## maple
==> flow/design.v (excerpt) <==
module  CONV(
	input		clk,
	input		reset,
	output	reg	busy,	
	input		ready,	
	output	reg [11:0]	iaddr,
	input	signed [19:0] idata,	
	output	 reg cwr,
	output	 reg [11:0]	caddr_wr,
	output	 reg [19:0]	cdata_wr,
	output	 reg	crd,
	output	 reg [11:0]	caddr_rd,
	input	 [19:0]	cdata_rd,
	output reg 	[2:0] 	csel
	);
Size in the first run: ~3200 cells after synthesis, ~210 flip-flops.
clock: 10.0 ns
lec_check: 0
cap_margin: 20
cell_pad_in_sites_detail_placement: 1
core_aspect_ratio: 1.51
core_margin: 2
core_utilization: 40
place_density: 0.61
slew_margin: 20
tns_end_percent: 10
run.sh (not shown) runs the stock make flow with config.mk's settings and CLKGATE_MAP_FILE=.
maple: no failed stages, no open violations at the end
Relative to maple, the following input files were edited for zinc:
--- a/flow/config.mk
+++ b/flow/config.mk
@@ -10,5 +10,6 @@
 export CORE_ASPECT_RATIO = 1.51
 export CORE_MARGIN = 2
-export CORE_UTILIZATION = 40
+export CORE_UTILIZATION = 35
+export CTS_CLUSTER_DIAMETER = 38
 export PLACE_DENSITY = 0.61
 export SLEW_MARGIN = 20
==> flow/constraint.sdc <==
create_clock -name core_clock -period 6.78 [get_ports {clk}]
set_input_delay 1.3560 -clock core_clock [delete_from_list [all_inputs] [get_ports {clk}]]
set_output_delay 1.3560 -clock core_clock [all_outputs]
set_load 0.01 [all_outputs]
### Flow results
When zinc is measured against maple, its share of the cycle needed by the critical path after routing turns out 19 points higher. Hold slack: zinc higher than maple. Diff maple..zinc | number of top-level pins | unchanged. When the final numbers for maple and zinc were put side by side, the core utilization turned out to be smaller in zinc. Non-clock buffer count: maple and zinc compared, higher one is zinc. On worst clock skew on the final layout, maple and zinc are neck and neck. For length of routed met3 wiring, dividing the value from zinc by the value from maple gives 1.2. zinc -> stages 100% | layout checks FAIL | setup timing.
--- input diff zinc..raven ---
==> flow/config.mk <==
export PLATFORM = sky130hd
export DESIGN_NAME = CONV
export DESIGN_NICKNAME = CONV
export VERILOG_FILES = /design/flow/design.v
export SDC_FILE = /design/flow/constraint.sdc
export NUM_CORES = 4
export LEC_CHECK = 0
export ABC_AREA = 1
export CAP_MARGIN = 20
export CORE_MARGIN = 2
export CORE_UTILIZATION = 72
export PLACE_DENSITY_LB_ADDON = 0.19
export SLEW_MARGIN = 20
==> flow/constraint.sdc <==
create_clock -name core_clock -period 6.41 [get_ports {clk}]
set_input_delay 1.2820 -clock core_clock [delete_from_list [all_inputs] [get_ports {clk}]]
set_output_delay 1.2820 -clock core_clock [all_outputs]
set_load 0.01 [all_outputs]
Results
Against zinc, raven reports a routability congestion estimate from global placement that is higher.
raven vs zinc — final HPWL from detailed placement rose about 6%.
zinc → raven: quantity of gates resized following cts went up, count of instantiated cells in the yosys netlist went up, share of cell area taken by muxes after synthesis went down, post-CTS repair timing setup buffer count went up, net count of the mapped netlist went up.
From the logs: zinc reached the end of the flow and failed the layout checks with setup timing.
Tool error GRT-0116 stopped raven during global routing (5_1_grt); no final results.
The die size reported for raven is smaller than that of zinc by about 50%.
> inputs changed (raven -> lagoon)
--- a/flow/config.mk
+++ b/flow/config.mk
@@ -6,8 +6,7 @@
 export NUM_CORES = 4
 export LEC_CHECK = 0
-export ABC_AREA = 1
 export CAP_MARGIN = 20
 export CORE_MARGIN = 2
-export CORE_UTILIZATION = 72
-export PLACE_DENSITY_LB_ADDON = 0.19
+export CORE_UTILIZATION = 68
+export MAX_ROUTING_LAYER = met4
 export SLEW_MARGIN = 20
==> flow/constraint.sdc <==
create_clock -name core_clock -period 6.92 [get_ports {clk}]
set_input_delay 1.3840 -clock core_clock [delete_from_list [all_inputs] [get_ports {clk}]]
set_output_delay 1.3840 -clock core_clock [all_outputs]
set_load 0.01 [all_outputs]
### Flow results
raven did not finish: a tool error stopped it during global routing (5_1_grt).
lagoon -> stages 100% | layout checks FAIL | setup timing
lagoon vs raven on gate count after technology mapping: lagoon is the lower one.
Where area after synthesis is concerned, raven is outperformed by lagoon.
Measured against each other, lagoon and raven differ in arithmetic-cell share of the synthesized area counting full adders, half adders and majority gates, the lower figure coming from raven.
Area fraction in compound gates: lagoon vs raven up 2.2 points
Relative to raven, the final weighted congestion in routability-driven placement measured on lagoon has decreased by a few percent.
lagoon vs raven, xor and xnor fraction of the mapped netlist area went up by 3.0 points.
In the flow results for lagoon and raven, the count of buffers added by post-CTS timing repair for setup is larger on raven.
